==> flow/config.mk <==
export PLATFORM = sky130hd
export DESIGN_NAME = tb_dp
export DESIGN_NICKNAME = tb_dp
export VERILOG_FILES = /design/flow/design.v
export SDC_FILE = /design/flow/constraint.sdc
export NUM_CORES = 4
export LEC_CHECK = 0
export CAP_MARGIN = 20
export CORE_MARGIN = 2
export CORE_UTILIZATION = 32
export PLACE_DENSITY_LB_ADDON = 0.16
export SETUP_SLACK_MARGIN = 0.96
export SLEW_MARGIN = 20
==> flow/constraint.sdc <==
create_clock -name core_clock -period 5.42 [get_ports {clk}]
set_input_delay 1.0840 -clock core_clock [delete_from_list [all_inputs] [get_ports {clk}]]
set_output_delay 1.0840 -clock core_clock [all_outputs]
set_load 0.01 [all_outputs]
==> flow/design.v <==
module tb_dp #(
    parameter BHT_ENTERIES    = 128,
    parameter BTB_ENTERIES    = 32,
    parameter INSTR_SIZE_BYTE = 4
) 
(
    clk,
    rst_n,
    in_fetch_pc,
    in_fetch_nop,
    in_exe_pc,
    in_exe_nop,
    in_exe_branch_taken,
    in_exe_branch_offset,
    out_pc_offset,
    out_fetch_branch_taken
);
input clk;
input rst_n;
input in_fetch_nop;
input [INSTR_SIZE_BYTE*8-1 :0] in_fetch_pc;
input in_exe_nop;
input [INSTR_SIZE_BYTE*8-1 :0] in_exe_pc;
input in_exe_branch_taken;
input [INSTR_SIZE_BYTE*8-1 :0] in_exe_branch_offset;
output [INSTR_SIZE_BYTE*8-1 :0] out_pc_offset;
output out_fetch_branch_taken;
reg [1:0] bht_entry [0:BHT_ENTERIES-1];
reg [INSTR_SIZE_BYTE*8-1 :0] btb_entry [0:BTB_ENTERIES-1];
reg [24:0] btb_tag [0:BTB_ENTERIES-1];
assign out_pc_offset = btb_entry[in_fetch_pc[6:2]];
assign out_fetch_branch_taken = bht_entry[in_fetch_pc[8:2]][1]&&(btb_tag[in_fetch_pc[6:2]]==in_fetch_pc[31:7]);
always@(posedge clk or negedge rst_n) begin
    if(rst_n) begin
        if(!in_exe_nop) begin
            if(in_exe_branch_taken) begin
                bht_entry[in_exe_pc[8:2]]  <= (bht_entry[in_exe_pc[8:2]]==2'b11) ? bht_entry[in_exe_pc[8:2]] : bht_entry[in_exe_pc[8:2]] + 1'b1   ;
                btb_entry[in_exe_pc[6:2]]  <=  in_exe_branch_offset;
                btb_tag[in_exe_pc[6:2]]    <=  in_exe_pc[31:7];
            end
            else if(!in_exe_branch_taken) begin
                bht_entry[in_exe_pc[8:2]]  <= (bht_entry[in_exe_pc[8:2]]==2'b00) ? bht_entry[in_exe_pc[8:2]] : bht_entry[in_exe_pc[8:2]] - 1'b1   ;
            end
        end
    end
    else if(!rst_n) begin
        bht_entry[0]  <=   0 ;bht_entry[1]  <=   0 ;bht_entry[2]  <=   0 ;bht_entry[3]  <=   0 ;bht_entry[4]  <=   0 ;bht_entry[5]  <=   0 ;bht_entry[6]  <=   0 ;bht_entry[7]  <=   0 ;bht_entry[8]  <=   0 ;bht_entry[9]  <=   0 ;
        bht_entry[10]  <=   0 ;bht_entry[11]  <=   0 ;bht_entry[12]  <=   0 ;bht_entry[13]  <=   0 ;bht_entry[14]  <=   0 ;bht_entry[15]  <=   0 ;bht_entry[16]  <=   0 ;bht_entry[17]  <=   0 ;bht_entry[18]  <=   0 ;bht_entry[19]  <=   0 ;
        bht_entry[20]  <=   0 ;bht_entry[21]  <=   0 ;bht_entry[22]  <=   0 ;bht_entry[23]  <=   0 ;bht_entry[24]  <=   0 ;bht_entry[25]  <=   0 ;bht_entry[26]  <=   0 ;bht_entry[27]  <=   0 ;bht_entry[28]  <=   0 ;bht_entry[29]  <=   0 ;
        bht_entry[30]  <=   0 ;bht_entry[31]  <=   0 ;bht_entry[32]  <=   0 ;bht_entry[33]  <=   0 ;bht_entry[34]  <=   0 ;bht_entry[35]  <=   0 ;bht_entry[36]  <=   0 ;bht_entry[37]  <=   0 ;bht_entry[38]  <=   0 ;bht_entry[39]  <=   0 ;
        bht_entry[40]  <=   0 ;bht_entry[41]  <=   0 ;bht_entry[42]  <=   0 ;bht_entry[43]  <=   0 ;bht_entry[44]  <=   0 ;bht_entry[45]  <=   0 ;bht_entry[46]  <=   0 ;bht_entry[47]  <=   0 ;bht_entry[48]  <=   0 ;bht_entry[49]  <=   0 ;
        bht_entry[50]  <=   0 ;bht_entry[51]  <=   0 ;bht_entry[52]  <=   0 ;bht_entry[53]  <=   0 ;bht_entry[54]  <=   0 ;bht_entry[55]  <=   0 ;bht_entry[56]  <=   0 ;bht_entry[57]  <=   0 ;bht_entry[58]  <=   0 ;bht_entry[59]  <=   0 ;
        bht_entry[60]  <=   0 ;bht_entry[61]  <=   0 ;bht_entry[62]  <=   0 ;bht_entry[63]  <=   0 ;bht_entry[64]  <=   0 ;bht_entry[65]  <=   0 ;bht_entry[66]  <=   0 ;bht_entry[67]  <=   0 ;bht_entry[68]  <=   0 ;bht_entry[69]  <=   0 ;
        bht_entry[70]  <=   0 ;bht_entry[71]  <=   0 ;bht_entry[72]  <=   0 ;bht_entry[73]  <=   0 ;bht_entry[74]  <=   0 ;bht_entry[75]  <=   0 ;bht_entry[76]  <=   0 ;bht_entry[77]  <=   0 ;bht_entry[78]  <=   0 ;bht_entry[79]  <=   0 ;
        bht_entry[80]  <=   0 ;bht_entry[81]  <=   0 ;bht_entry[82]  <=   0 ;bht_entry[83]  <=   0 ;bht_entry[84]  <=   0 ;bht_entry[85]  <=   0 ;bht_entry[86]  <=   0 ;bht_entry[87]  <=   0 ;bht_entry[88]  <=   0 ;bht_entry[89]  <=   0 ;
        bht_entry[90]  <=   0 ;bht_entry[91]  <=   0 ;bht_entry[92]  <=   0 ;bht_entry[93]  <=   0 ;bht_entry[94]  <=   0 ;bht_entry[95]  <=   0 ;bht_entry[96]  <=   0 ;bht_entry[97]  <=   0 ;bht_entry[98]  <=   0 ;bht_entry[99]  <=   0 ;
        bht_entry[100]  <=   0 ;bht_entry[101]  <=   0 ;bht_entry[102]  <=   0 ;bht_entry[103]  <=   0 ;bht_entry[104]  <=   0 ;bht_entry[105]  <=   0 ;bht_entry[106]  <=   0 ;bht_entry[107]  <=   0 ;bht_entry[108]  <=   0 ;bht_entry[109]  <=   0 ;
        bht_entry[110]  <=   0 ;bht_entry[111]  <=   0 ;bht_entry[112]  <=   0 ;bht_entry[113]  <=   0 ;bht_entry[114]  <=   0 ;bht_entry[115]  <=   0 ;bht_entry[116]  <=   0 ;bht_entry[117]  <=   0 ;bht_entry[118]  <=   0 ;bht_entry[119]  <=   0 ;
        bht_entry[120]  <=   0 ;bht_entry[121]  <=   0 ;bht_entry[122]  <=   0 ;bht_entry[123]  <=   0 ;bht_entry[124]  <=   0 ;bht_entry[125]  <=   0 ;bht_entry[126]  <=   0 ;bht_entry[127]  <=   0 ;
        btb_entry[0]  <=   0;
        btb_tag[0]    <=   0;
        btb_entry[1]  <=   0;
        btb_tag[1]    <=   0;
        btb_entry[2]  <=   0;
        btb_tag[2]    <=   0;
        btb_entry[3]  <=   0;
        btb_tag[3]    <=   0;
        btb_entry[4]  <=   0;
        btb_tag[4]    <=   0;
        btb_entry[5]  <=   0;
        btb_tag[5]    <=   0;
        btb_entry[6]  <=   0;
        btb_tag[6]    <=   0;
        btb_entry[7]  <=   0;
        btb_tag[7]    <=   0;
        btb_entry[8]  <=   0;
        btb_tag[8]    <=   0;
        btb_entry[9]  <=   0;
        btb_tag[9]    <=   0;
        btb_entry[10]  <=   0;
        btb_tag[10]    <=   0;
        btb_entry[11]  <=   0;
        btb_tag[11]    <=   0;
        btb_entry[12]  <=   0;
        btb_tag[12]    <=   0;
        btb_entry[13]  <=   0;
        btb_tag[13]    <=   0;
        btb_entry[14]  <=   0;
        btb_tag[14]    <=   0;
        btb_entry[15]  <=   0;
        btb_tag[15]    <=   0;
        btb_entry[16]  <=   0;
        btb_tag[16]    <=   0;
        btb_entry[17]  <=   0;
        btb_tag[17]    <=   0;
        btb_entry[18]  <=   0;
        btb_tag[18]    <=   0;
        btb_entry[19]  <=   0;
        btb_tag[19]    <=   0;
        btb_entry[20]  <=   0;
        btb_tag[20]    <=   0;
        btb_entry[21]  <=   0;
        btb_tag[21]    <=   0;
        btb_entry[22]  <=   0;
        btb_tag[22]    <=   0;
        btb_entry[23]  <=   0;
        btb_tag[23]    <=   0;
        btb_entry[24]  <=   0;
        btb_tag[24]    <=   0;
        btb_entry[25]  <=   0;
        btb_tag[25]    <=   0;
        btb_entry[26]  <=   0;
        btb_tag[26]    <=   0;
        btb_entry[27]  <=   0;
        btb_tag[27]    <=   0;
        btb_entry[28]  <=   0;
        btb_tag[28]    <=   0;
        btb_entry[29]  <=   0;
        btb_tag[29]    <=   0;
        btb_entry[30]  <=   0;
        btb_tag[30]    <=   0;
        btb_entry[31]  <=   0;
        btb_tag[31]    <=   0;
    end
end
endmodule
==> flow/run.sh <==
#!/bin/bash
# the make line also repeats each setting of config.mk as NAME=value (left out here)
make -C /OpenROAD-flow-scripts/flow DESIGN_CONFIG=/design/flow/config.mk WORK_HOME=/design/flow/orfs CLKGATE_MAP_FILE= finish
==> out/qor.yml, run 1 <==
yosysWarningCount: 4
rr_endpoint: "bht_entry[9][1]"
cp_slowest_cell: "or4_4"
fin_ws_ns: -0.248
tightest_slew_ns: 1.14
max-cap-violations: 0
ys.flops: 2080
postPlaceCellArea_mm2: 0.104
synthCells: 7590
cp-end-kind: "output pin"
reg2reg_slack_ns: 2.07
root_buffer: "clkbuf_16"
so_faults: "negative setup slack"
routabilityCongestion: 0.953
post_synth_ao_oa_area_fraction: 0.105
grt_max_degree: 168
ff_type: "dfrtp_1"
clk_pin_slew_ns: 0.06
synth_nets: 7691
top_area_frac: 0.559
p_leak_nw: 53.1
wl_per_cell_um: 33.4
initCoreUtil: 0.321
required_ns: 4.34
dp.cells: 11600
route.detailed.drc: 0
yosys-top-cells-area: "dfrtp_1, mux2_2, a22oi_1"
holdBufCountCts: 0
finClkSkew_ns: 0.0607
mux_share: 0.226
cp.buffers_inverters: 5
finalSetupViolCount: 1
drtPass1Iterations: 7
fillerInstances: 27700
timing.rr.start: "bht_entry[18][1]"
cts_max_path_buffers: 4
switchingPower_mw: 10.4
grt_pass1_wl_mm: 569
netlist_area_mm2: 0.0931
pwr-share-comb: 0.109
synth_cell_types: 83
relSlewSlack: 0.240
dp_hpwl_mm: 251
cp_max_fo: 14
pre_cts_ws_ns: -1.45
pg_seq_mw: 18.6
power_density_mw_per_mm2: 350
logic_family: "multiplexers"
status: "finished with violations"
syn_avg_cell_area_um2: 12.3
arrival_ns: 4.58
htree_levels: 4
grt_pass1_vias: 70700
totalPowerFinal_mw: 40.3
cp_num_cells: 13
warnings: 67
cts_buffers: 238
grt-ovfl-total: 0
yosysSeqAreaShare: 0.559
most_common_cell: "dfrtp_1"
ys_cells: 7590
slowest_delay_ns: 0.54
path_class: "primary input to output pin"
fin_util: 0.397
die_h_um: 543
stdcell_count: 12200
adder_share: 0.000107
viasPerCell: 5.76
clk-power_mw: 17.3
antenna_found_initial: 22
power_leader: "sequential cells"
reg2regPathDepth: 11
core_mm2: 0.290
irDropWorstVdd_uv: 320
cp_top_family: "simple AND/OR/NAND/NOR gates"
synthArstFlopShare: 1.00
clkLatencyLatePin_ns: 0.93
clockPowerShare: 0.430
cts_tree: "yes"
yosys-top-cells-count: "dfrtp_1, mux2_2, a22oi_1, nand2_1, clkbuf_1"
crit_path_cell_trace: "buf_8 -> buf_12 -> mux2_2 -> a22oi_2 -> o221a_4 -> nand4_1 -> nor3_4 -> buf_4 -> mux2_2 -> or4_4 -> nor4_4 -> buf_4 -> buf_6"
rsz0062_at_grt: "yes"
hold_viol_final: 0
cp-start-kind: "primary input"
die-area_mm2: 0.295
slew_violations: 0
pwr-share-seq: 0.461
grt_use_total: 0.271
dieWidth_um: 543
p_int_mw: 29.9
antenna_left: 0
syn2layout_area_growth_pct: 23.9
wirelength_mm: 407
ys_area_mm2: 0.0931
portBuffers: 128
vias: 70000
layout_min_cycle_time_ns: 5.67
nNetsFinal: 8163
synth-edff-count: 0
largest_area_cell: "dfrtp_1"
fmax_mhz: 176
endpoint: "out_fetch_branch_taken"
finalCritPeriodShare: 1.05
p_comb_mw: 4.40
swShare: 0.258
hp-class: "primary input to asynchronous set/reset pin"
final_area_mm2: 0.115
synth-simple-area-share: 0.0767
ys_sh_xor: 0.000846
crit_start: "in_fetch_pc[3]"
drt_iter0_drc: 6588
io_pins: 134
std_cell_rows: 198
clkSinkCount: 2080
[area by class of cell]
class,count,area [um^2],share of cell area
well taps,3900,4880,0.0423
flip-flops and latches,2080,52000,0.451
multi-input cells,4773,40100,0.348
clock inverters,92,1310,0.0113
clock buffers,340,7100,0.0616
repair buffers,945,9790,0.0849
diodes,9,22.5,0.000195
inverters,24,90.1,0.000781
[stage by stage]
stage	hold WS [ns]	TNS, ns
floorplan	0.442	0
global placement	0.457	-6.56
detailed placement	0.463	-6.91
CTS	0.0709	-0.263
global route	0.113	-0.309
finish	0.118	-0.248
[layer usage]
metal	vias up	global-route usage	wire length, um
li1	28900	-	-
met1	37700	0.368	176000
met2	2599	0.436	189000
met3	802	0.0390	24300
met4	6	0.104	17500
met5	-	0	32
[repair_timing]
action,in CTS,in global routing
pin swaps,104,86
setup endpoints to repair,33,33
buffers inserted,79,27
gates resized,460,86
cloned,6,1
==> run 2, diff against run 1 <==
- ABC_AREA: unset -> 0
- CELL_PAD_IN_SITES_DETAIL_PLACEMENT: unset -> 2
- CELL_PAD_IN_SITES_GLOBAL_PLACEMENT: unset -> 3
- CORE_ASPECT_RATIO: unset -> 0.78
- CORE_UTILIZATION: 32 -> 40
- GPL_ROUTABILITY_DRIVEN: unset -> 0
- GPL_TIMING_DRIVEN: unset -> 0
- HOLD_SLACK_MARGIN: unset -> 0.12
- MIN_ROUTING_LAYER: unset -> met1
- PLACE_DENSITY_LB_ADDON: 0.16 -> unset
- SETUP_SLACK_MARGIN: 0.96 -> -0.63
- SLEW_MARGIN: 20 -> 35
- TNS_END_PERCENT: unset -> 95
- clock period: 5.42 -> 17.2 ns (I/O delays scaled with it)
==> run 2 against run 1 <==
Against the previous run: the run now finishes clean; design area is 3.6% lower; sequential cell count did not move; sequential share of layout area is 1.7 points higher; utilization up 8.2 points; combinational power shrank 68%; largest cell class unchanged; largest power group unchanged.
==> out/qor.yml, run 2 <==
status: "no timing/DRC/antenna violations"  # was finished with violations
cp-start-kind: "primary input"  # unchanged
post_synth_ao_oa_area_fraction: 0.105  # unchanged
synth_nets: 7691  # unchanged
synthCells: 7590  # unchanged
clkLatencyLatePin_ns: 0.89  # was 0.93 ns
reg2regPathDepth: 11  # unchanged
ff_type: "dfrtp_1"  # unchanged
drt_iter0_drc: 10800  # was 6588
dieWidth_um: 550  # was 543 um
cp_slowest_cell: "nor2_2"  # was or4_4
cts_tree: "yes"  # unchanged
rr_endpoint: "bht_entry[26][1]"  # was bht_entry[9][1]
slowest_delay_ns: 0.83  # was 0.54 ns
min_path_cells: 2
min_to: "bht_entry[127][0]"
pg_seq_mw: 5.90  # was 18.6 mW
dp.cells: 11000  # was 11600
pwr-share-comb: 0.116  # was 0.109
power_leader: "sequential cells"  # unchanged
viasPerCell: 6.77  # was 5.76
p_leak_nw: 51.4  # was 53.1 nW
pwr-share-seq: 0.477  # was 0.461
fillerInstances: 22500  # was 27700
wirelength_mm: 529  # was 407 mm
hp-start: "bht_entry[127][0]"
yosysSeqAreaShare: 0.559  # unchanged
required_ns: 13.76  # was 4.34 ns
crit_start: "in_fetch_pc[4]"  # was in_fetch_pc[3]
clk-power_mw: 5.04  # was 17.3 mW
max-cap-violations: 0  # unchanged
relSlewSlack: 0.287  # was 0.240
std_cell_rows: 156  # was 198
htree_levels: 4  # unchanged
antenna_found_initial: 85  # was 22
warnings: 89  # was 67
cts_setup_buffers: 0  # was 79
die-area_mm2: 0.237  # was 0.295 mm^2
ys_sh_xor: 0.000846  # unchanged
fmax_mhz: 73.2
nNetsFinal: 8240  # was 8163
setup_tns_ns: 0  # was -0.248 ns
synth_cell_types: 83  # unchanged
syn2layout_area_growth_pct: 19.3  # was 23.9%
switchingPower_mw: 3.39  # was 10.4 mW
finalSetupViolCount: 0  # was 1
yosys-top-cells-area: "dfrtp_1, mux2_2, a22oi_1"  # unchanged
yosysWarningCount: 4  # unchanged
vias: 77400  # was 70000
clk_pin_slew_ns: 0.06  # about the same
syn_avg_cell_area_um2: 12.3  # unchanged
drtPass1Iterations: 8  # was 7
hold_viol_final: 0  # unchanged
cp_num_cells: 15  # was 13
ys_cells: 7590  # unchanged
adder_share: 0.000107  # unchanged
endpoint: "out_fetch_branch_taken"  # unchanged
clockPowerShare: 0.407  # was 0.430
grt_pass1_vias: 79300  # was 70700
hp-class: "flop to flop"  # was primary input to asynchronous set/reset pin
tightest_slew_ns: 1.07  # was 1.14 ns
grt_use_total: 0.443  # was 0.271
grt_pass1_wl_mm: 711  # was 569 mm
portBuffers: 125  # was 128
p_comb_mw: 1.43  # was 4.40 mW
wl_per_cell_um: 46.3  # was 33.4 um
path_class: "primary input to output pin"  # unchanged
arrival_ns: 10.23  # was 4.58 ns
netlist_area_mm2: 0.0931  # unchanged
finClkSkew_ns: 0.0212  # was 0.0607 ns
power_density_mw_per_mm2: 111  # was 350 mW/mm^2
layout_min_cycle_time_ns: 13.67
synth-simple-area-share: 0.0767  # unchanged
irDropWorstVdd_uv: 85.3  # was 320 uV
cp-end-kind: "output pin"  # unchanged
ys.flops: 2080  # unchanged
largest_area_cell: "dfrtp_1"  # unchanged
synthArstFlopShare: 1.00  # unchanged
core_mm2: 0.232  # was 0.290 mm^2
dp_hpwl_mm: 376  # was 251 mm
grt_max_degree: 121  # was 168
die_h_um: 430  # was 543 um
synth-edff-count: 0  # unchanged
cp.buffers_inverters: 6  # was 5
mux_share: 0.226  # unchanged
route.detailed.drc: 0  # unchanged
timing.rr.start: "bht_entry[7][1]"  # was bht_entry[18][1]
reg2reg_slack_ns: 12.71  # was 2.07 ns
cp_top_family: "buffers and inverters"  # was simple AND/OR/NAND/NOR gates
initCoreUtil: 0.402  # was 0.321
cts_max_path_buffers: 4  # unchanged
io_pins: 134  # unchanged
yosys-top-cells-count: "dfrtp_1, mux2_2, a22oi_1, nand2_1, clkbuf_1"  # unchanged
swShare: 0.274  # was 0.258
rsz0062_at_grt: "no"  # was yes
totalPowerFinal_mw: 12.4  # was 40.3 mW
cts.repair.resized: 0  # was 460
grt-ovfl-total: 0  # unchanged
slew_violations: 0  # unchanged
most_common_cell: "dfrtp_1"  # unchanged
logic_family: "multiplexers"  # unchanged
stdcell_count: 11400  # was 12200
cts_buffers: 225  # was 238
crit_path_cell_trace: "clkdlybuf4s50_1 -> buf_6 -> buf_2 -> nand3_1 -> nor2_2 -> buf_2 -> buf_2 -> a21oi_1 -> nand3_1 -> nor4_1 -> mux2_2 -> nor4b_1 -> nand4_1 -> nor4_2 -> clkdlybuf4s50_1"  # was buf_8 -> buf_12 -> mux2_2 -> a22oi_2 -> o221a_4 -> nand4_1 -> nor3_4 -> buf_4 -> mux2_2 -> or4_4 -> nor4_4 -> buf_4 -> buf_6
top_area_frac: 0.559  # unchanged
antenna_left: 0  # unchanged
root_buffer: "clkbuf_16"  # unchanged
p_int_mw: 8.98  # was 29.9 mW
cpMostUsedCell: "buf_2"
clkSinkCount: 2080  # unchanged
ys_area_mm2: 0.0931  # unchanged
cp_max_fo: 10  # was 14
finalCritPeriodShare: 0.795  # was 1.05
holdBufCountCts: 0  # unchanged
==> run 2: final cells by class <==
class / instances / area (um^2) / share of cell area
flip-flops and latches: 2080 / 52000 / 0.468
multi-input cells: 4773 / 38400 / 0.346
clock buffers: 336 / 6600 / 0.0594
repair buffers: 322 / 5970 / 0.0537
well taps: 3081 / 3850 / 0.0347
plain buffers: 713 / 3340 / 0.0301
clock inverters: 61 / 716 / 0.00644
inverters: 24 / 90.1 / 0.000811
diodes: 32 / 80.1 / 0.000721
==> run 2: through the flow <==
stage,setup WS [ns],util,area [um^2],hold slack (ns)
5_1_grt,3.43,0.479,111000,0.511
3_5_place_dp,3.89,0.448,104000,0.469
4_1_cts,3.84,0.479,111000,0.483
6_report,3.53,0.480,111000,0.483
2_1_floorplan,7.62,-,93100,0.442
3_3_place_gp,-85.56,0.424,98200,0.457
==> run 2: layer usage <==
layer / vias up / global-route usage / routed length (um)
met5: - / 0 / 124
li1: 29000 / - / -
met2: 4845 / 0.618 / 217000
met4: 18 / 0.205 / 28600
met1: 42300 / 0.628 / 222000
met3: 1230 / 0.131 / 60600
==> run 3, diff against run 2 <==
- ABC_AREA: 0 -> unset
- CAP_MARGIN: 20 -> 40
- CELL_PAD_IN_SITES_DETAIL_PLACEMENT: 2 -> unset
- CELL_PAD_IN_SITES_GLOBAL_PLACEMENT: 3 -> unset
- CORE_ASPECT_RATIO: 0.78 -> unset
- CORE_UTILIZATION: 40 -> 66
- CTS_CLUSTER_SIZE: unset -> 14
- GPL_ROUTABILITY_DRIVEN: 0 -> unset
- GPL_TIMING_DRIVEN: 0 -> unset
- HOLD_SLACK_MARGIN: 0.12 -> unset
- MIN_ROUTING_LAYER: met1 -> unset
- SETUP_SLACK_MARGIN: -0.63 -> 1.26
- SLEW_MARGIN: 35 -> 20
- TNS_END_PERCENT: 95 -> unset
- clock period: 17.2 -> 5.4 ns (I/O delays scaled with it)
==> run 3 against run 2 <==
Against the previous run: the layout now fails its checks (negative setup slack); utilization is 32 points higher; first-iteration DRC count fell by 9.8%; sequential share of layout area shrank 0.46 points; final cell count decreased by 11%.
==> out/qor.yml, run 3 <==
layout_min_cycle_time_ns: 5.75
drtPass1Iterations: 9  # was 8
rsz0062_at_grt: "yes"  # was no
max-cap-violations: 0  # unchanged
so_faults: "negative setup slack"
endpoint: "out_fetch_branch_taken"  # unchanged
holdBufCountCts: 0  # unchanged
antenna_found_initial: 13  # was 85
dieWidth_um: 380  # was 550 um
fmax_mhz: 174
power_leader: "sequential cells"  # unchanged
top_area_frac: 0.559  # unchanged
cp_slowest_cell: "nor4_4"  # was nor2_2
grt_pass1_vias: 74900  # was 79300
yosys-top-cells-area: "dfrtp_1, mux2_2, a22oi_1"  # unchanged
whs_ns: 0.110  # was 0.483 ns
synth_cell_types: 83  # unchanged
required_ns: 4.32  # was 13.76 ns
yosysSeqAreaShare: 0.559  # unchanged
ys_area_mm2: 0.0931  # unchanged
cp_max_fo: 7  # was 10
finalCritPeriodShare: 1.07  # was 0.795
netlist_area_mm2: 0.0931  # unchanged
pg_seq_mw: 18.7  # was 5.90 mW
slew_violations: 0  # unchanged
warnings: 56  # was 89
reg2reg_slack_ns: 2.14  # was 12.71 ns
die-area_mm2: 0.144  # was 0.237 mm^2
synth_nets: 7691  # unchanged
crit_path_cell_trace: "buf_12 -> buf_4 -> nor3b_2 -> buf_4 -> buf_12 -> and3_1 -> a2111oi_4 -> nand3_1 -> nor4_2 -> mux2_2 -> nor4b_2 -> nand4_1 -> nor4_4 -> buf_2"  # was clkdlybuf4s50_1 -> buf_6 -> buf_2 -> nand3_1 -> nor2_2 -> buf_2 -> buf_2 -> a21oi_1 -> nand3_1 -> nor4_1 -> mux2_2 -> nor4b_1 -> nand4_1 -> nor4_2 -> clkdlybuf4s50_1
synthArstFlopShare: 1.00  # unchanged
std_cell_rows: 137  # was 156
switchingPower_mw: 9.87  # was 3.39 mW
arrival_ns: 4.67  # was 10.23 ns
pwr-share-seq: 0.491  # was 0.477
synthCells: 7590  # unchanged
finalSetupViolCount: 1  # was 0
nNetsFinal: 8169  # was 8240
fillerInstances: 7930  # was 22500
yosysWarningCount: 4  # unchanged
path_class: "primary input to output pin"  # unchanged
clk_pin_slew_ns: 0.06  # about the same
logic_family: "multiplexers"  # unchanged
portBuffers: 128  # was 125
cts_tree: "yes"  # unchanged
irDropWorstVdd_uv: 315  # was 85.3 uV
swShare: 0.259  # was 0.274
crit_start: "in_fetch_pc[5]"  # was in_fetch_pc[4]
synth-simple-area-share: 0.0767  # unchanged
cp_num_cells: 14  # was 15
ff_type: "dfrtp_1"  # unchanged
synth-edff-count: 0  # unchanged
dp_hpwl_mm: 218  # was 376 mm
clk-power_mw: 15.0  # was 5.04 mW
finClkSkew_ns: 0.0464  # was 0.0212 ns
relSlewSlack: 0.269  # was 0.287
cts_buffers: 203  # was 225
tightest_slew_ns: 1.10  # was 1.07 ns
route.detailed.drc: 0  # unchanged
grt-ovfl-total: 0  # unchanged
cts_max_path_buffers: 3  # was 4
wirelength_mm: 363  # was 529 mm
io_pins: 134  # unchanged
grt_use_total: 0.499  # was 0.443
clockPowerShare: 0.392  # was 0.407
cp-start-kind: "primary input"  # unchanged
reg2regPathDepth: 11  # unchanged
core_mm2: 0.140  # was 0.232 mm^2
clkSinkCount: 2080  # unchanged
status: "finished with violations"  # was no timing/DRC/antenna violations
htree_levels: 4  # unchanged
cp_top_family: "simple AND/OR/NAND/NOR gates"  # was buffers and inverters
die_h_um: 380  # was 430 um
syn_avg_cell_area_um2: 12.3  # unchanged
setup_tns_ns: -0.352  # was 0 ns
antenna_left: 0  # unchanged
pwr-share-comb: 0.117  # was 0.116
root_buffer: "clkbuf_16"  # unchanged
syn2layout_area_growth_pct: 20.5  # was 19.3%
drt_iter0_drc: 9700  # was 10800
mux_share: 0.226  # unchanged
slowest_delay_ns: 0.46  # was 0.83 ns
vias: 74000  # was 77400
p_leak_nw: 52.7  # was 51.4 nW
timing.rr.start: "bht_entry[7][1]"  # unchanged
fin_ws_ns: -0.352  # was 3.53 ns
p_comb_mw: 4.46  # was 1.43 mW
power_density_mw_per_mm2: 340  # was 111 mW/mm^2
ys.flops: 2080  # unchanged
hp-class: "primary input to asynchronous set/reset pin"  # was flop to flop
adder_share: 0.000107  # unchanged
initCoreUtil: 0.667  # was 0.402
wl_per_cell_um: 35.8  # was 46.3 um
routabilityCongestion: 0.995
largest_area_cell: "dfrtp_1"  # unchanged
cp.buffers_inverters: 5  # was 6
yosys-top-cells-count: "dfrtp_1, mux2_2, a22oi_1, nand2_1, clkbuf_1"  # unchanged
post_synth_ao_oa_area_fraction: 0.105  # unchanged
viasPerCell: 7.31  # was 6.77
most_common_cell: "dfrtp_1"  # unchanged
hold_viol_final: 0  # unchanged
ys_cells: 7590  # unchanged
p_int_mw: 28.3  # was 8.98 mW
ys_sh_xor: 0.000846  # unchanged
cp-end-kind: "output pin"  # unchanged
rr_endpoint: "bht_entry[59][0]"  # was bht_entry[26][1]
grt_max_degree: 143  # was 121
grt_pass1_wl_mm: 523  # was 711 mm
clkLatencyLatePin_ns: 0.87  # was 0.89 ns
==> run 3: layer usage <==
metal / up-vias / part of all wire / GRT usage
met5: - / 0.00042 / 0
met4: 22 / 0.083 / 0.340
met3: 1855 / 0.14 / 0.150
met2: 5903 / 0.43 / 0.714
met1: 37400 / 0.35 / 0.659
li1: 28900 / - / -
==> run 3: area by class of cell <==
| class | instances | area [um^2] | share of cell area |
|---|---|---|---|
| diodes | 3 | 7.51 | 0.0000669 |
| clock buffers | 306 | 6140 | 0.0547 |
| clock inverters | 70 | 872 | 0.00777 |
| inverters | 24 | 90.1 | 0.000803 |
| multi-input cells | 4773 | 39900 | 0.356 |
| flip-flops and latches | 2080 | 52000 | 0.464 |
| well taps | 1876 | 2350 | 0.0209 |
| repair buffers | 986 | 10800 | 0.0962 |
==> run 3: what timing repair did <==
action	4_1_cts	5_1_grt
gates resized	479	87
pin swaps	107	63
setup buffers	74	33
gates cloned	7	0
endpoints found under the setup margin	33	176
hold endpoints to repair	0	0
==> run 3: metrics by stage <==
step	setup WS, ns	power, mW	util	instance area, um^2	cells
2_1_floorplan	0.769	21.0	-	93300	7590
3_3_place_gp	-1.57	22.7	0.727	102000	9578
3_5_place_dp	-0.991	23.0	0.732	102000	9622
4_1_cts	-0.0841	37.8	0.798	111000	10100
5_1_grt	-0.361	39.2	0.803	112000	10100
6_report	-0.352	38.2	0.803	112000	10100
==> run 4, diff against run 3 <==
- CAP_MARGIN: 40 -> 20
- CORE_UTILIZATION: 66 -> 56
- CTS_CLUSTER_SIZE: 14 -> unset
- SETUP_SLACK_MARGIN: 1.26 -> 1.53
- clock period: 5.4 -> 5.61 ns (I/O delays scaled with it)
==> run 4 against run 3 <==
Against the previous run: clock skew shrank 0.028 ns; the layout still fails its checks (negative setup slack); die size grew 18%; clock power shrank 3%.
==> out/qor.yml, run 4 <==
cts_max_path_buffers: 3  # unchanged
crit_path_cell_trace: "buf_12 -> bufbuf_16 -> and3b_4 -> buf_4 -> and3_1 -> a2111oi_1 -> nand4_1 -> o31ai_2 -> xnor2_2 -> nor4b_2 -> nand4_1 -> nor4_4 -> buf_2"  # was buf_12 -> buf_4 -> nor3b_2 -> buf_4 -> buf_12 -> and3_1 -> a2111oi_4 -> nand3_1 -> nor4_2 -> mux2_2 -> nor4b_2 -> nand4_1 -> nor4_4 -> buf_2
cts_tree: "yes"  # unchanged
timing.rr.start: "bht_entry[7][1]"  # unchanged
largest_area_cell: "dfrtp_1"  # unchanged
power_leader: "sequential cells"  # unchanged
nNetsFinal: 8054  # was 8169
grt_max_degree: 157  # was 143
holdBufCountCts: 0  # unchanged
clk-power_mw: 14.6  # was 15.0 mW
synth-simple-area-share: 0.0767  # unchanged
cp.buffers_inverters: 4  # was 5
clk_pin_slew_ns: 0.06  # about the same
cp_top_family: "simple AND/OR/NAND/NOR gates"  # unchanged
core_mm2: 0.165  # was 0.140 mm^2
cp-end-kind: "output pin"  # unchanged
adder_share: 0.000107  # unchanged
wirelength_mm: 364  # was 363 mm
cp_num_cells: 13  # was 14
p_comb_mw: 4.11  # was 4.46 mW
die_h_um: 412  # was 380 um
netlist_area_mm2: 0.0931  # unchanged
dieWidth_um: 412  # was 380 um
top_area_frac: 0.559  # unchanged
route.detailed.drc: 0  # unchanged
layout_min_cycle_time_ns: 5.78
switchingPower_mw: 9.27  # was 9.87 mW
syn_avg_cell_area_um2: 12.3  # unchanged
clkLatencyLatePin_ns: 0.86  # was 0.87 ns
arrival_ns: 4.66  # was 4.67 ns
setup_tns_ns: -0.175  # was -0.352 ns
clockPowerShare: 0.398  # was 0.392
root_buffer: "clkbuf_16"  # unchanged
required_ns: 4.49  # was 4.32 ns
max-cap-violations: 0  # unchanged
fmax_mhz: 173
initCoreUtil: 0.564  # was 0.667
antenna_left: 0  # unchanged
clkSinkCount: 2080  # unchanged
grt_pass1_vias: 70600  # was 74900
rr_endpoint: "bht_entry[76][0]"  # was bht_entry[59][0]
finClkSkew_ns: 0.0187  # was 0.0464 ns
die-area_mm2: 0.170  # was 0.144 mm^2
grt-ovfl-total: 0  # unchanged
synthCells: 7590  # unchanged
ys_cells: 7590  # unchanged
swShare: 0.253  # was 0.259
status: "finished with violations"  # unchanged
reg2reg_slack_ns: 2.25  # was 2.14 ns
finalSetupViolCount: 1  # unchanged
fin_util: 0.672  # was 0.803
yosysSeqAreaShare: 0.559  # unchanged
slowest_delay_ns: 0.54  # was 0.46 ns
p_int_mw: 27.4  # was 28.3 mW
synthArstFlopShare: 1.00  # unchanged
synth-edff-count: 0  # unchanged
logic_family: "multiplexers"  # unchanged
fillerInstances: 12300  # was 7930
wl_per_cell_um: 35.3  # was 35.8 um
ys.flops: 2080  # unchanged
irDropWorstVdd_uv: 335  # was 315 uV
pg_seq_mw: 17.9  # was 18.7 mW
yosys-top-cells-area: "dfrtp_1, mux2_2, a22oi_1"  # unchanged
crit_start: "in_fetch_pc[4]"  # was in_fetch_pc[5]
grt_pass1_wl_mm: 519  # was 523 mm
htree_levels: 4  # unchanged
pwr-share-seq: 0.489  # was 0.491
cp_max_fo: 13  # was 7
yosysWarningCount: 4  # unchanged
p_leak_nw: 51.9  # was 52.7 nW
hold_viol_final: 0  # unchanged
synth_nets: 7691  # unchanged
power_density_mw_per_mm2: 330  # was 340 mW/mm^2
post_synth_ao_oa_area_fraction: 0.105  # unchanged
slew_violations: 0  # unchanged
synth_cell_types: 83  # unchanged
vias: 70900  # was 74000
reg2regPathDepth: 11  # unchanged
ys_sh_xor: 0.000846  # unchanged
dp_hpwl_mm: 217  # was 218 mm
std_cell_rows: 149  # was 137
syn2layout_area_growth_pct: 19.0  # was 20.5%
pwr-share-comb: 0.112  # was 0.117
tightest_slew_ns: 1.21  # was 1.10 ns
rsz0062_at_grt: "yes"  # unchanged
ys_area_mm2: 0.0931  # unchanged
drtPass1Iterations: 6  # was 9
io_pins: 134  # unchanged
cpMostUsedCell: "nand4_1"
so_faults: "negative setup slack"  # unchanged
yosys-top-cells-count: "dfrtp_1, mux2_2, a22oi_1, nand2_1, clkbuf_1"  # unchanged
fin_ws_ns: -0.175  # was -0.352 ns
cp-start-kind: "primary input"  # unchanged
most_common_cell: "dfrtp_1"  # unchanged
portBuffers: 128  # unchanged
hp-class: "primary input to asynchronous set/reset pin"  # unchanged
endpoint: "out_fetch_branch_taken"  # unchanged
ff_type: "dfrtp_1"  # unchanged
routabilityCongestion: 1.01  # was 0.995
path_class: "primary input to output pin"  # unchanged
viasPerCell: 6.87  # was 7.31
relSlewSlack: 0.196  # was 0.269
warnings: 57  # was 56
drt_iter0_drc: 8297  # was 9700
grt_use_total: 0.428  # was 0.499
finalCritPeriodShare: 1.03  # was 1.07
antenna_found_initial: 6  # was 13
mux_share: 0.226  # unchanged
cts_buffers: 215  # was 203
cp_slowest_cell: "a2111oi_1"  # was nor4_4
==> run 4: layout make-up <==
class | instances | area (um^2) | share of cell area
Antenna cell | 4 | 10.0 | 0.0000903
Clock buffer | 321 | 6350 | 0.0573
Clock inverter | 64 | 786 | 0.00709
Inverter | 24 | 93.8 | 0.000847
Multi-Input combinational cell | 4773 | 39900 | 0.360
Sequential cell | 2080 | 52000 | 0.470
Tap cell | 2189 | 2740 | 0.0247
Timing Repair Buffer | 859 | 8890 | 0.0802
==> run 4: metrics by stage <==
step / area (um^2) / hold slack [ns] / power (mW) / cells / worst slack [ns]
3_5_place_dp: 101000 / 0.463 / 22.1 / 9843 / -1.11
4_1_cts: 110000 / 0.254 / 36.6 / 10300 / -0.128
5_1_grt: 111000 / 0.251 / 37.8 / 10300 / -0.167
6_report: 111000 / 0.184 / 36.6 / 10300 / -0.175
2_1_floorplan: 93300 / 0.442 / 20.2 / 7590 / 0.895
3_3_place_gp: 101000 / 0.455 / 21.8 / 9842 / -1.14
==> run 4: routing by layer <==
metal,vias up,global-route usage,share of wire
met2,3915,0.650,0.45
met4,6,0.199,0.055
li1,28700,-,-
met3,1069,0.0843,0.095
met5,-,0,0.000099
met1,37200,0.594,0.40
==> run 4: what timing repair did <==
| action | 4_1_cts | 5_1_grt |
|---|---|---|
| cloned | 4 | 1 |
| pin swaps | 80 | 64 |
| setup buffers | 56 | 21 |
| gates resized | 396 | 114 |
| setup endpoints to repair | 223 | 279 |
==> run 5, diff against run 4 <==
- CAP_MARGIN: 20 -> 0
- CELL_PAD_IN_SITES_DETAIL_PLACEMENT: unset -> 2
- CELL_PAD_IN_SITES_GLOBAL_PLACEMENT: unset -> 3
- CORE_UTILIZATION: 56 -> 39
- CTS_CLUSTER_SIZE: unset -> 64
- HOLD_SLACK_MARGIN: unset -> -0.01
- MAX_ROUTING_LAYER: unset -> met5
- MIN_ROUTING_LAYER: unset -> met1
- PLACE_DENSITY_LB_ADDON: unset -> 0.17
- SETUP_SLACK_MARGIN: 1.53 -> 1.73
- SLEW_MARGIN: 20 -> 25
- TNS_END_PERCENT: unset -> 50
- clock period: 5.61 -> 15.3 ns (I/O delays scaled with it)
==> run 5 against run 4 <==
Against the previous run: now clean on timing, DRC and antenna; die size increased by 43%; clock power decreased by 61%; clock skew increased by 0.015 ns; synthesized cell count unchanged; critical path depth unchanged; sequential power decreased by 63%; wire length increased by 15%.
==> out/qor.yml, run 5 <==
status: "no timing/DRC/antenna violations"  # was finished with violations
cts_setup_buffers: 0  # was 56
grt_pass1_wl_mm: 591  # was 519 mm
clk_pin_slew_ns: 0.05  # was 0.06 ns
dieWidth_um: 493  # was 412 um
synthCells: 7590  # unchanged
ff_type: "dfrtp_1"  # unchanged
root_buffer: "clkbuf_16"  # unchanged
mux_share: 0.226  # unchanged
grt_pass1_vias: 75100  # was 70600
rr_endpoint: "bht_entry[62][1]"  # was bht_entry[76][0]
grt-ovfl-total: 0  # unchanged
totalPowerFinal_mw: 13.7  # was 36.6 mW
synth-edff-count: 0  # unchanged
switchingPower_mw: 3.60  # was 9.27 mW
antenna_left: 0  # unchanged
pwr-share-seq: 0.480  # was 0.489
fmax_mhz: 77.0
hp-start: "bht_entry[83][0]"
max-cap-violations: 0  # unchanged
cts_max_path_buffers: 3  # unchanged
synthArstFlopShare: 1.00  # unchanged
swShare: 0.263  # was 0.253
clockPowerShare: 0.415  # was 0.398
wirelength_mm: 417  # was 364 mm
rsz0062_at_grt: "no"  # was yes
p_int_mw: 10.1  # was 27.4 mW
synth_nets: 7691  # unchanged
yosys-top-cells-area: "dfrtp_1, mux2_2, a22oi_1"  # unchanged
viasPerCell: 6.44  # was 6.87
yosys-top-cells-count: "dfrtp_1, mux2_2, a22oi_1, nand2_1, clkbuf_1"  # unchanged
cp-start-kind: "primary input"  # unchanged
p_leak_nw: 48.7  # was 51.9 nW
cts_tree: "yes"  # unchanged
p_comb_mw: 1.43  # was 4.11 mW
routabilityCongestion: 0.909  # was 1.01
clk-power_mw: 5.69  # was 14.6 mW
min_path_cells: 2
yosysWarningCount: 4  # unchanged
cp_max_fo: 40  # was 13
crit_start: "in_fetch_pc[6]"  # was in_fetch_pc[4]
std_cell_rows: 179  # was 149
nNetsFinal: 7580  # was 8054
hold_viol_final: 0  # unchanged
pwr-share-comb: 0.105  # was 0.112
clkSinkCount: 2080  # unchanged
synth_cell_types: 83  # unchanged
grt_max_degree: 162  # was 157
finalCritPeriodShare: 0.849  # was 1.03
power_density_mw_per_mm2: 130  # was 330 mW/mm^2
syn2layout_area_growth_pct: 13.6  # was 19.0%
drtPass1Iterations: 8  # was 6
cts_buffers: 231  # was 215
cts.repair.resized: 0  # was 396
finalSetupViolCount: 0  # was 1
route.detailed.drc: 0  # unchanged
path_class: "primary input to output pin"  # unchanged
warnings: 60  # was 57
required_ns: 12.24  # was 4.49 ns
crit_path_cell_trace: "buf_2 -> buf_4 -> nand3_1 -> nor2_4 -> buf_4 -> a22oi_1 -> nand4_1 -> or3_1 -> o22ai_1 -> xnor2_1 -> or4_1 -> nor4_1 -> clkdlybuf4s50_1"  # was buf_12 -> bufbuf_16 -> and3b_4 -> buf_4 -> and3_1 -> a2111oi_1 -> nand4_1 -> o31ai_2 -> xnor2_2 -> nor4b_2 -> nand4_1 -> nor4_4 -> buf_2
ys.flops: 2080  # unchanged
vias: 69800  # was 70900
portBuffers: 128  # unchanged
fillerInstances: 23300  # was 12300
endpoint: "out_fetch_branch_taken"  # unchanged
ys_sh_xor: 0.000846  # unchanged
htree_levels: 4  # unchanged
reg2reg_slack_ns: 10.41  # was 2.25 ns
grt_use_total: 0.340  # was 0.428
antenna_found_initial: 25  # was 6
syn_avg_cell_area_um2: 12.3  # unchanged
timing.rr.start: "bht_entry[7][1]"  # unchanged
cp-end-kind: "output pin"  # unchanged
cpMostUsedCell: "buf_4"  # was nand4_1
post_synth_ao_oa_area_fraction: 0.105  # unchanged
min_to: "bht_entry[83][0]"
irDropWorstVdd_uv: 121  # was 335 uV
logic_family: "multiplexers"  # unchanged
core_mm2: 0.238  # was 0.165 mm^2
cp_num_cells: 13  # unchanged
most_common_cell: "dfrtp_1"  # unchanged
cp_top_family: "simple AND/OR/NAND/NOR gates"  # unchanged
die_h_um: 493  # was 412 um
hp-class: "flop to flop"  # was primary input to asynchronous set/reset pin
dp_hpwl_mm: 236  # was 217 mm
synth-simple-area-share: 0.0767  # unchanged
netlist_area_mm2: 0.0931  # unchanged
finClkSkew_ns: 0.0336  # was 0.0187 ns
yosysSeqAreaShare: 0.559  # unchanged
layout_min_cycle_time_ns: 12.99
reg2regPathDepth: 10  # was 11
clkLatencyLatePin_ns: 0.89  # was 0.86 ns
cp_slowest_cell: "nor4_1"  # was a2111oi_1
drt_iter0_drc: 6489  # was 8297
io_pins: 134  # unchanged
initCoreUtil: 0.392  # was 0.564
slowest_delay_ns: 0.92  # was 0.54 ns
slew_violations: 0  # unchanged
die-area_mm2: 0.243  # was 0.170 mm^2
cp.buffers_inverters: 4  # unchanged
ys_cells: 7590  # unchanged
holdBufCountCts: 0  # unchanged
power_leader: "sequential cells"  # unchanged
adder_share: 0.000107  # unchanged
arrival_ns: 9.93  # was 4.66 ns
largest_area_cell: "dfrtp_1"  # unchanged
top_area_frac: 0.559  # unchanged
wl_per_cell_um: 38.5  # was 35.3 um
pg_seq_mw: 6.59  # was 17.9 mW
ys_area_mm2: 0.0931  # unchanged
setup_tns_ns: 0  # was -0.175 ns
relSlewSlack: 0.197  # was 0.196
tightest_slew_ns: 1.20  # was 1.21 ns
## run 5: area by class of cell
type | instances | area (um^2) | area share
Tap cell | 3167 | 3960 | 0.0375
Multi-Input combinational cell | 4773 | 38900 | 0.367
Sequential cell | 2080 | 52000 | 0.492
Clock buffer | 373 | 7020 | 0.0663
Antenna cell | 4 | 10.0 | 0.0000946
Clock inverter | 52 | 652 | 0.00616
Timing Repair Buffer | 369 | 3140 | 0.0297
Inverter | 24 | 90.1 | 0.000852
## run 5: per-layer routing
metal / routed length, um / GRT usage / share of wire
met5: 116 / 0 / 0.00028
met4: 17000 / 0.119 / 0.041
met1: 180000 / 0.474 / 0.43
met2: 193000 / 0.544 / 0.46
met3: 26600 / 0.0473 / 0.064
## run 5: per-stage QoR
stage	instance area (um^2)	setup WS (ns)	utilization	cells	hold slack (ns)
finish	106000	2.31	0.445	10800	0.478
floorplan	93100	6.48	-	7590	0.442
global placement	98200	2.90	0.413	10400	0.456
global route	106000	2.49	0.445	10800	0.508
detailed placement	98200	2.75	0.413	10400	0.474
CTS	106000	2.67	0.445	10800	0.486
==> run 6, diff against run 5 <==
- CAP_MARGIN: 0 -> 20
- CELL_PAD_IN_SITES_DETAIL_PLACEMENT: 2 -> unset
- CELL_PAD_IN_SITES_GLOBAL_PLACEMENT: 3 -> unset
- CORE_UTILIZATION: 39 -> 63
- CTS_CLUSTER_SIZE: 64 -> unset
- HOLD_SLACK_MARGIN: -0.01 -> unset
- MAX_ROUTING_LAYER: met5 -> unset
- MIN_ROUTING_LAYER: met1 -> unset
- PLACE_DENSITY_LB_ADDON: 0.17 -> unset
- SETUP_SLACK_MARGIN: 1.73 -> 0.5
- SLEW_MARGIN: 25 -> 20
- TNS_END_PERCENT: 50 -> unset
- clock period: 15.3 -> 2.75 ns (I/O delays scaled with it)
==> run 6 against run 5 <==
Against the previous run: now fails the layout checks on negative setup slack; utilization up 36 points; critical path depth shrank 4; sequential power rose to 5.6 times the previous value; combinational power rose to 7.1 times the previous value; die size decreased by 38%; final cell count decreased by 1.3%; global-route usage grew 18 points; sequential cell count did not move; power grew to 5.6 times the previous value; clock power rose to 5.3 times the previous value; synthesized area unchanged; sequential share of layout area is 5.4 points lower; largest power group unchanged; highest routed layer unchanged.
==> out/qor.yml, run 6 <==
clkLatencyLatePin_ns: 0.87  # was 0.89 ns
dp_hpwl_mm: 253  # was 236 mm
finalCritPeriodShare: 1.73  # was 0.849
ys_cells: 7590  # unchanged
fin_ws_ns: -2.00  # was 2.31 ns
postPlaceCellArea_mm2: 0.108  # was 0.0982 mm^2
dieWidth_um: 388  # was 493 um
arrival_ns: 4.20  # was 9.93 ns
rsz0062_at_grt: "yes"  # was no
htree_levels: 4  # unchanged
synth_cell_types: 83  # unchanged
cts_buffers: 205  # was 231
setup_tns_ns: -177.05  # was 0 ns
clkSinkCount: 2080  # unchanged
clk-power_mw: 29.9  # was 5.69 mW
endpoint: "out_fetch_branch_taken"  # unchanged
rr_endpoint: "bht_entry[29][1]"  # was bht_entry[62][1]
adder_share: 0.000107  # unchanged
portBuffers: 128  # unchanged
crit_start: "btb_tag[6][10]"  # was in_fetch_pc[6]
synthArstFlopShare: 1.00  # unchanged
synthCells: 7590  # unchanged
cp-start-kind: "flop"  # was primary input
p_comb_mw: 10.2  # was 1.43 mW
slowest_delay_ns: 0.74  # was 0.92 ns
reg2reg_slack_ns: -0.66  # was 10.41 ns
relSlewSlack: 0.225  # was 0.197
die-area_mm2: 0.151  # was 0.243 mm^2
yosys-top-cells-area: "dfrtp_1, mux2_2, a22oi_1"  # unchanged
grt-ovfl-total: 0  # unchanged
clk_pin_slew_ns: 0.06  # was 0.05 ns
wirelength_mm: 407  # was 417 mm
pwr-share-comb: 0.132  # was 0.105
cp_top_family: "simple AND/OR/NAND/NOR gates"  # unchanged
dp.cells: 10200  # was 10400
ys_sh_xor: 0.000846  # unchanged
crit_path_cell_trace: "and3_1 -> a211oi_1 -> nand4_1 -> nor4_1 -> or3_1 -> nand3_1 -> or4_4 -> nor4_4 -> buf_2"  # was buf_2 -> buf_4 -> nand3_1 -> nor2_4 -> buf_4 -> a22oi_1 -> nand4_1 -> or3_1 -> o22ai_1 -> xnor2_1 -> or4_1 -> nor4_1 -> clkdlybuf4s50_1
tightest_slew_ns: 1.16  # was 1.20 ns
power_leader: "sequential cells"  # unchanged
cts_tree: "yes"  # unchanged
route.detailed.drc: 0  # unchanged
cts_max_path_buffers: 3  # unchanged
io_pins: 134  # unchanged
netlist_area_mm2: 0.0931  # unchanged
synth-simple-area-share: 0.0767  # unchanged
top_area_frac: 0.559  # unchanged
synth-edff-count: 0  # unchanged
ys.flops: 2080  # unchanged
switchingPower_mw: 20.8  # was 3.60 mW
syn_avg_cell_area_um2: 12.3  # unchanged
max-cap-violations: 0  # unchanged
wl_per_cell_um: 38.1  # was 38.5 um
most_common_cell: "dfrtp_1"  # unchanged
viasPerCell: 7.39  # was 6.44
p_leak_nw: 56.2  # was 48.7 nW
largest_area_cell: "dfrtp_1"  # unchanged
std_cell_rows: 141  # was 179
cp.buffers_inverters: 1  # was 4
timing.rr.start: "bht_entry[72][1]"  # was bht_entry[7][1]
pg_seq_mw: 37.1  # was 6.59 mW
warnings: 45  # was 60
comb_area_mm2: 0.0406  # was 0.0389 mm^2
pwr-share-seq: 0.481  # was 0.480
fillerInstances: 7930  # was 23300
grt_use_total: 0.519  # was 0.340
slew_violations: 0  # unchanged
swShare: 0.269  # was 0.263
yosysWarningCount: 4  # unchanged
syn2layout_area_growth_pct: 27.7  # was 13.6%
synth_nets: 7691  # unchanged
ff_type: "dfrtp_1"  # unchanged
core_mm2: 0.147  # was 0.238 mm^2
cp_num_cells: 9  # was 13
grt_max_degree: 107  # was 162
ys_area_mm2: 0.0931  # unchanged
antenna_found_initial: 17  # was 25
cp_max_fo: 2  # was 40
root_buffer: "clkbuf_16"  # unchanged
stdcell_count: 10700  # was 10800
seq_area_mm2: 0.0521  # was 0.0520 mm^2
fmax_mhz: 210
vias: 79100  # was 69800
post_synth_ao_oa_area_fraction: 0.105  # unchanged
irDropWorstVdd_uv: 592  # was 121 uV
finClkSkew_ns: 0.0602  # was 0.0336 ns
whs_ns: 0.310  # was 0.478 ns
drtPass1Iterations: 8  # unchanged
antenna_left: 0  # unchanged
grt_pass1_vias: 79100  # was 75100
initCoreUtil: 0.632  # was 0.392
die_h_um: 388  # was 493 um
clockPowerShare: 0.387  # was 0.415
layout_min_cycle_time_ns: 4.75
status: "finished with violations"  # was no timing/DRC/antenna violations
grt_pass1_wl_mm: 564  # was 591 mm
cp-end-kind: "output pin"  # unchanged
cp_slowest_cell: "nor4_1"  # unchanged
yosys-top-cells-count: "dfrtp_1, mux2_2, a22oi_1, nand2_1, clkbuf_1"  # unchanged
mux_share: 0.226  # unchanged
drt_iter0_drc: 12100  # was 6489
hold_viol_final: 0  # unchanged
so_faults: "negative setup slack"
logic_family: "multiplexers"  # unchanged
path_class: "flop to output pin"  # was primary input to output pin
finalSetupViolCount: 289  # was 0
routabilityCongestion: 1.02  # was 0.909
power_density_mw_per_mm2: 650  # was 130 mW/mm^2
final_area_mm2: 0.119  # was 0.106 mm^2
nNetsFinal: 8678  # was 7580
p_int_mw: 56.5  # was 10.1 mW
hp-class: "primary input to asynchronous set/reset pin"  # was flop to flop
yosysSeqAreaShare: 0.559  # unchanged
reg2regPathDepth: 15  # was 10
required_ns: 2.20  # was 12.24 ns
-- run 6: area by class of cell --
class / count / share of cell area
flip-flops and latches: 2080 / 0.438
multi-input cells: 4774 / 0.341
repair buffers: 1492 / 0.140
clock buffers: 298 / 0.0506
well taps: 1930 / 0.0203
clock inverters: 80 / 0.00912
inverters: 24 / 0.000810
diodes: 25 / 0.000526
-- run 6: repair_timing --
| item | 4_1_cts | 5_1_grt |
|---|---|---|
| gates resized | 549 | 180 |
| hold buffers | 1 | 0 |
| cloned | 9 | 27 |
| pin swaps | 128 | 50 |
| hold endpoints to repair | 42 | 0 |
| buffers inserted | 81 | 26 |
| endpoints found under the setup margin | 527 | 619 |
-- run 6: per-stage QoR --
stage | power (mW) | utilization | worst slack, ns
floorplan | 41.5 | - | -0.821
global placement | 45.5 | 0.731 | -2.72
detailed placement | 46.1 | 0.731 | -2.74
CTS | 75.7 | 0.797 | -1.82
global route | 78.9 | 0.807 | -1.97
finish | 77.3 | 0.807 | -2.00
-- run 6: metal layers --
metal	vias to the layer above	track usage	part of all wire
li1	30000	-	-
met1	39300	0.672	0.34
met2	7330	0.745	0.42
met3	2441	0.162	0.14
met4	10	0.366	0.096
met5	-	0	0.00014
==> run 7, diff against run 6 <==
- CORE_UTILIZATION: 63 -> 30
- SETUP_SLACK_MARGIN: 0.5 -> 2.19
- clock period: 2.75 -> 9.57 ns (I/O delays scaled with it)
==> run 7 against run 6 <==
Against the previous run: now clean on timing, DRC and antenna; non-clock buffer count shrank 966; synthesized area is the same; combinational power shrank 77%; first-iteration DRC count shrank 31%; synthesized cell count is the same; power shrank 72%; via count shrank 12%; sequential share of layout area grew 3.8 points; clock power shrank about 70%; die size grew 110%; wire length shrank 7.4%; sequential cell count is the same.
==> out/qor.yml, run 7 <==
status: "no timing/DRC/antenna violations"  # was finished with violations
clk-power_mw: 8.99  # was 29.9 mW
slew_violations: 0  # unchanged
clkSinkCount: 2080  # unchanged
postPlaceCellArea_mm2: 0.0996  # was 0.108 mm^2
rr_endpoint: "bht_entry[54][0]"  # was bht_entry[29][1]
routabilityCongestion: 0.943  # was 1.02
path_class: "primary input to output pin"  # was flop to output pin
most_common_cell: "dfrtp_1"  # unchanged
core_mm2: 0.309  # was 0.147 mm^2
irDropWorstVdd_uv: 183  # was 592 uV
route.detailed.drc: 0  # unchanged
finClkSkew_ns: 0.0351  # was 0.0602 ns
whs_ns: 0.476  # was 0.310 ns
viasPerCell: 5.84  # was 7.39
setup_tns_ns: 0  # was -177.05 ns
root_buffer: "clkbuf_16"  # unchanged
cp_top_family: "buffers and inverters"  # was simple AND/OR/NAND/NOR gates
wl_per_cell_um: 31.6  # was 38.1 um
relSlewSlack: 0.172  # was 0.225
synth-simple-area-share: 0.0767  # unchanged
logic_family: "multiplexers"  # unchanged
seq_area_mm2: 0.0520  # was 0.0521 mm^2
final_area_mm2: 0.109  # was 0.119 mm^2
required_ns: 7.66  # was 2.20 ns
clockPowerShare: 0.412  # was 0.387
totalPowerFinal_mw: 21.8  # was 77.3 mW
cp_num_cells: 11  # was 9
swShare: 0.256  # was 0.269
syn2layout_area_growth_pct: 17.4  # was 27.7%
ys_cells: 7590  # unchanged
portBuffers: 128  # unchanged
hp-class: "flop to flop"  # was primary input to asynchronous set/reset pin
arrival_ns: 5.54  # was 4.20 ns
pg_seq_mw: 10.5  # was 37.1 mW
p_comb_mw: 2.34  # was 10.2 mW
yosysWarningCount: 4  # unchanged
rsz0062_at_grt: "no"  # was yes
hp-start: "bht_entry[49][0]"
p_int_mw: 16.2  # was 56.5 mW
drt_iter0_drc: 8347  # was 12100
p_leak_nw: 49.8  # was 56.2 nW
yosys-top-cells-area: "dfrtp_1, mux2_2, a22oi_1"  # unchanged
fmax_mhz: 134
grt_pass1_wl_mm: 530  # was 564 mm
wirelength_mm: 377  # was 407 mm
mux_share: 0.226  # unchanged
yosys-top-cells-count: "dfrtp_1, mux2_2, a22oi_1, nand2_1, clkbuf_1"  # unchanged
tightest_slew_ns: 1.24  # was 1.16 ns
ys_area_mm2: 0.0931  # unchanged
antenna_left: 0  # unchanged
switchingPower_mw: 5.59  # was 20.8 mW
cp_max_fo: 27  # was 2
layout_min_cycle_time_ns: 7.46
grt_pass1_vias: 69500  # was 79100
cts_buffers: 216  # was 205
cts_max_path_buffers: 3  # unchanged
grt-ovfl-total: 0  # unchanged
slowest_delay_ns: 0.68  # was 0.74 ns
initCoreUtil: 0.302  # was 0.632
hold_viol_final: 0  # unchanged
stdcell_count: 11900  # was 10700
cp_slowest_cell: "buf_4"  # was nor4_1
antenna_found_initial: 34  # was 17
reg2regPathDepth: 11  # was 15
synth_nets: 7691  # unchanged
dieWidth_um: 561  # was 388 um
synth-edff-count: 0  # unchanged
io_pins: 134  # unchanged
yosysSeqAreaShare: 0.559  # unchanged
cp-end-kind: "output pin"  # unchanged
largest_area_cell: "dfrtp_1"  # unchanged
fin_util: 0.354  # was 0.807
finalSetupViolCount: 0  # was 289
vias: 69700  # was 79100
dp_hpwl_mm: 217  # was 253 mm
nNetsFinal: 7725  # was 8678
synthCells: 7590  # unchanged
top_area_frac: 0.559  # unchanged
cpMostUsedCell: "buf_4"
min_to: "bht_entry[49][0]"
adder_share: 0.000107  # unchanged
finalCritPeriodShare: 0.779  # was 1.73
power_leader: "sequential cells"  # unchanged
fin_ws_ns: 2.11  # was -2.00 ns
max-cap-violations: 0  # unchanged
ys.flops: 2080  # unchanged
pwr-share-seq: 0.481  # about the same
grt_use_total: 0.232  # was 0.519
synth_cell_types: 83  # unchanged
warnings: 63  # was 45
drtPass1Iterations: 6  # was 8
pre_cts_ws_ns: 0.543  # was -2.74 ns
timing.rr.start: "bht_entry[18][1]"  # was bht_entry[72][1]
syn_avg_cell_area_um2: 12.3  # unchanged
std_cell_rows: 204  # was 141
endpoint: "out_pc_offset[12]"  # was out_fetch_branch_taken
htree_levels: 4  # unchanged
cts_tree: "yes"  # unchanged
cp.buffers_inverters: 5  # was 1
ys_sh_xor: 0.000846  # unchanged
reg2reg_slack_ns: 5.72  # was -0.66 ns
comb_area_mm2: 0.0393  # was 0.0406 mm^2
ff_type: "dfrtp_1"  # unchanged
pwr-share-comb: 0.107  # was 0.132
die_h_um: 561  # was 388 um
power_density_mw_per_mm2: 200  # was 650 mW/mm^2
holdBufCountCts: 0  # was 1
min_path_cells: 2
post_synth_ao_oa_area_fraction: 0.105  # unchanged
synthArstFlopShare: 1.00  # unchanged
grt_max_degree: 196  # was 107
clk_pin_slew_ns: 0.06  # about the same
die-area_mm2: 0.315  # was 0.151 mm^2
crit_path_cell_trace: "buf_16 -> or2_2 -> buf_4 -> nor2_4 -> buf_4 -> buf_4 -> a22oi_1 -> nand2_1 -> nor4_1 -> a21oi_1 -> clkdlybuf4s50_1"  # was and3_1 -> a211oi_1 -> nand4_1 -> nor4_1 -> or3_1 -> nand3_1 -> or4_4 -> nor4_4 -> buf_2
crit_start: "in_fetch_pc[2]"  # was btb_tag[6][10]
cp-start-kind: "primary input"  # was flop
fillerInstances: 29900  # was 7930
netlist_area_mm2: 0.0931  # unchanged
dp.cells: 11400  # was 10200
clkLatencyLatePin_ns: 0.90  # was 0.87 ns
-- run 7: repair_timing --
action,4_1_cts,5_1_grt
pin swaps,37,30
gates cloned,5,9
endpoints found under the setup margin,33,7
buffers inserted,83,38
gates resized,113,69
-- run 7: area by class of cell --
cell class	instances	share of cell area
timing repair buffer	526	0.0469
antenna	10	0.000229
inverter	24	0.000824
multi-input combinational	4776	0.360
sequential	2080	0.476
tap	4120	0.0472
clock inverter	94	0.0117
clock buffer	309	0.0573
-- run 7: per-layer routing --
layer  GRT usage  share of wire  vias to the layer above
met3      0.0448          0.088                     1036
met1       0.303           0.40                    36900
met4       0.116          0.056                       24
met2       0.368           0.46                     3694
li1            -              -                    28000
met5           0        0.00038                        -
==> run 8, diff against run 7 <==
- CORE_UTILIZATION: 30 -> 65
- SETUP_SLACK_MARGIN: 2.19 -> unset
- clock period: 9.57 -> 3.38 ns (I/O delays scaled with it)
==> run 8 against run 7 <==
Against the previous run: now fails the layout checks on negative setup slack; worst hold slack got worse by 0.088 ns; synthesized cell count unchanged; die size decreased by 54%; non-clock buffer count increased by 741; count of clock-buffer cells in the layout increased by 1; power increased to 2.8 times the previous value; sequential cell count unchanged; final cell count decreased by 13%; via count increased by 9.9%; first-iteration DRC count increased by 41%; largest cell class unchanged; largest power group unchanged; highest routed layer unchanged.
==> out/qor.yml, run 8 <==
synth-simple-area-share: 0.0767  # unchanged
cp_num_cells: 16  # was 11
p_leak_nw: 54.3  # was 49.8 nW
top_area_frac: 0.559  # unchanged
clkSinkCount: 2080  # unchanged
setup_tns_ns: -15.79  # was 0 ns
initCoreUtil: 0.656  # was 0.302
nNetsFinal: 8450  # was 7725
ys_cells: 7590  # unchanged
dieWidth_um: 383  # was 561 um
power_density_mw_per_mm2: 536  # was 200 mW/mm^2
totalPowerFinal_mw: 61.7  # was 21.8 mW
die_h_um: 383  # was 561 um
so_faults: "negative setup slack"
cp_slowest_cell: "or4_4"  # was buf_4
p_comb_mw: 7.43  # was 2.34 mW
pwr-share-seq: 0.488  # was 0.481
io_pins: 134  # unchanged
finClkSkew_ns: 0.0161  # was 0.0351 ns
pwr-share-comb: 0.120  # was 0.107
pg_seq_mw: 30.1  # was 10.5 mW
endpoint: "out_fetch_branch_taken"  # was out_pc_offset[12]
layout_min_cycle_time_ns: 4.93
clkLatencyLatePin_ns: 0.85  # was 0.90 ns
synthCells: 7590  # unchanged
synth_cell_types: 83  # unchanged
status: "finished with violations"  # was no timing/DRC/antenna violations
hold_viol_final: 0  # unchanged
antenna_left: 0  # unchanged
clockPowerShare: 0.391  # was 0.412
std_cell_rows: 138  # was 204
routabilityCongestion: 1.06  # was 0.943
max-cap-violations: 0  # unchanged
rr_endpoint: "bht_entry[68][1]"  # was bht_entry[54][0]
pre_cts_ws_ns: -2.66  # was 0.543 ns
cpMostUsedCell: "buf_6"  # was buf_4
wl_met1_mm: 131  # was 150 mm
viasPerCell: 7.35  # was 5.84
syn_avg_cell_area_um2: 12.3  # unchanged
fmax_mhz: 203
cp_top_family: "simple AND/OR/NAND/NOR gates"  # was buffers and inverters
adder_share: 0.000107  # unchanged
grt_pass1_vias: 77900  # was 69500
logic_family: "multiplexers"  # unchanged
met2_length_mm: 163  # was 172 mm
ys.flops: 2080  # unchanged
tightest_slew_ns: 1.23  # was 1.24 ns
synth_nets: 7691  # unchanged
timing.rr.start: "bht_entry[8][1]"  # was bht_entry[18][1]
netlist_area_mm2: 0.0931  # unchanged
yosys-top-cells-area: "dfrtp_1, mux2_2, a22oi_1"  # unchanged
drtPass1Iterations: 16  # was 6
finalSetupViolCount: 32  # was 0
fillerInstances: 7694  # was 29900
cp_max_fo: 9  # was 27
syn2layout_area_growth_pct: 23.6  # was 17.4%
vias: 76600  # was 69700
grt_pass1_wl_mm: 549  # was 530 mm
relSlewSlack: 0.180  # was 0.172
ys_sh_xor: 0.000846  # unchanged
irDropWorstVdd_uv: 507  # was 183 uV
dp_hpwl_mm: 244  # was 217 mm
grt-ovfl-total: 0  # unchanged
hp-class: "primary input to asynchronous set/reset pin"  # was flop to flop
clk-power_mw: 24.1  # was 8.99 mW
dr_wl_met3_mm: 55.3  # was 33.3 mm
rsz0062_at_grt: "yes"  # was no
path_class: "primary input to output pin"  # unchanged
most_common_cell: "dfrtp_1"  # unchanged
p_int_mw: 45.5  # was 16.2 mW
required_ns: 2.70  # was 7.66 ns
fin_ws_ns: -1.55  # was 2.11 ns
crit_path_cell_trace: "buf_12 -> buf_4 -> nand3b_1 -> buf_6 -> buf_6 -> nor2_4 -> buf_12 -> buf_6 -> a22oi_2 -> nand4_1 -> nor4_4 -> mux2i_2 -> nand4_1 -> or4_4 -> nor4_4 -> buf_2"  # was buf_16 -> or2_2 -> buf_4 -> nor2_4 -> buf_4 -> buf_4 -> a22oi_1 -> nand2_1 -> nor4_1 -> a21oi_1 -> clkdlybuf4s50_1
htree_levels: 4  # unchanged
yosys-top-cells-count: "dfrtp_1, mux2_2, a22oi_1, nand2_1, clkbuf_1"  # unchanged
synthArstFlopShare: 1.00  # unchanged
route.detailed.drc: 0  # unchanged
yosysWarningCount: 4  # unchanged
wirelength_mm: 384  # was 377 mm
cp-end-kind: "output pin"  # unchanged
slowest_delay_ns: 0.48  # was 0.68 ns
highest_layer: "met5"  # unchanged
switchingPower_mw: 16.2  # was 5.59 mW
reg2regPathDepth: 12  # was 11
core_mm2: 0.142  # was 0.309 mm^2
grt_max_degree: 130  # was 196
slew_violations: 0  # unchanged
warnings: 45  # was 63
cts_max_path_buffers: 3  # unchanged
root_buffer: "clkbuf_16"  # unchanged
clk_pin_slew_ns: 0.06  # about the same
power_leader: "sequential cells"  # unchanged
swShare: 0.263  # was 0.256
synth-edff-count: 0  # unchanged
cp-start-kind: "primary input"  # unchanged
wl_per_cell_um: 36.8  # was 31.6 um
antenna_found_initial: 16  # was 34
ys_area_mm2: 0.0931  # unchanged
largest_area_cell: "dfrtp_1"  # unchanged
portBuffers: 128  # unchanged
cts_tree: "yes"  # unchanged
yosysSeqAreaShare: 0.559  # unchanged
die-area_mm2: 0.146  # was 0.315 mm^2
mux_share: 0.226  # unchanged
arrival_ns: 4.26  # was 5.54 ns
drt_iter0_drc: 11800  # was 8347
cp.buffers_inverters: 7  # was 5
post_synth_ao_oa_area_fraction: 0.105  # unchanged
grt_use_total: 0.523  # was 0.232
ff_type: "dfrtp_1"  # unchanged
crit_start: "in_fetch_pc[4]"  # was in_fetch_pc[2]
finalCritPeriodShare: 1.46  # was 0.779
reg2reg_slack_ns: 0.12  # was 5.72 ns
cts_buffers: 203  # was 216
## run 8: cell type report
cell class / instances / area (um^2) / area share
sequential: 2080 / 52000 / 0.452
multi-input combinational: 4773 / 40200 / 0.349
timing repair buffer: 1267 / 13300 / 0.116
clock buffer: 310 / 6100 / 0.0530
tap: 1890 / 2360 / 0.0205
clock inverter: 65 / 948 / 0.00824
inverter: 24 / 90.1 / 0.000783
antenna: 11 / 27.5 / 0.000239
## run 8: timing repair
| item | in CTS | in global routing |
|---|---|---|
| cloned | 5 | 1 |
| endpoints found under the setup margin | 246 | 286 |
| pin swaps | 118 | 76 |
| hold buffers | 1 | 0 |
| resized | 438 | 143 |
| setup buffers | 70 | 41 |
| endpoints found under the hold margin | 59 | 0 |
## run 8: metrics by stage
stage | cells | hold slack (ns) | utilization | cell area [um^2]
finish | 10400 | 0.388 | 0.811 | 115000
global route | 10400 | 0.441 | 0.811 | 115000
CTS | 10400 | 0.456 | 0.804 | 114000
detailed placement | 9922 | 0.465 | 0.741 | 105000
global placement | 9922 | 0.456 | 0.741 | 105000
floorplan | 7590 | 0.380 | - | 93300
## run 8: routing by layer
metal	vias to the layer above	global-route usage
met5	-	0.00265
met4	10	0.376
met3	2197	0.180
met2	6543	0.746
met1	38300	0.666
li1	29500	-
Power figures rest on the tool's default switching activity, not on a simulated workload.
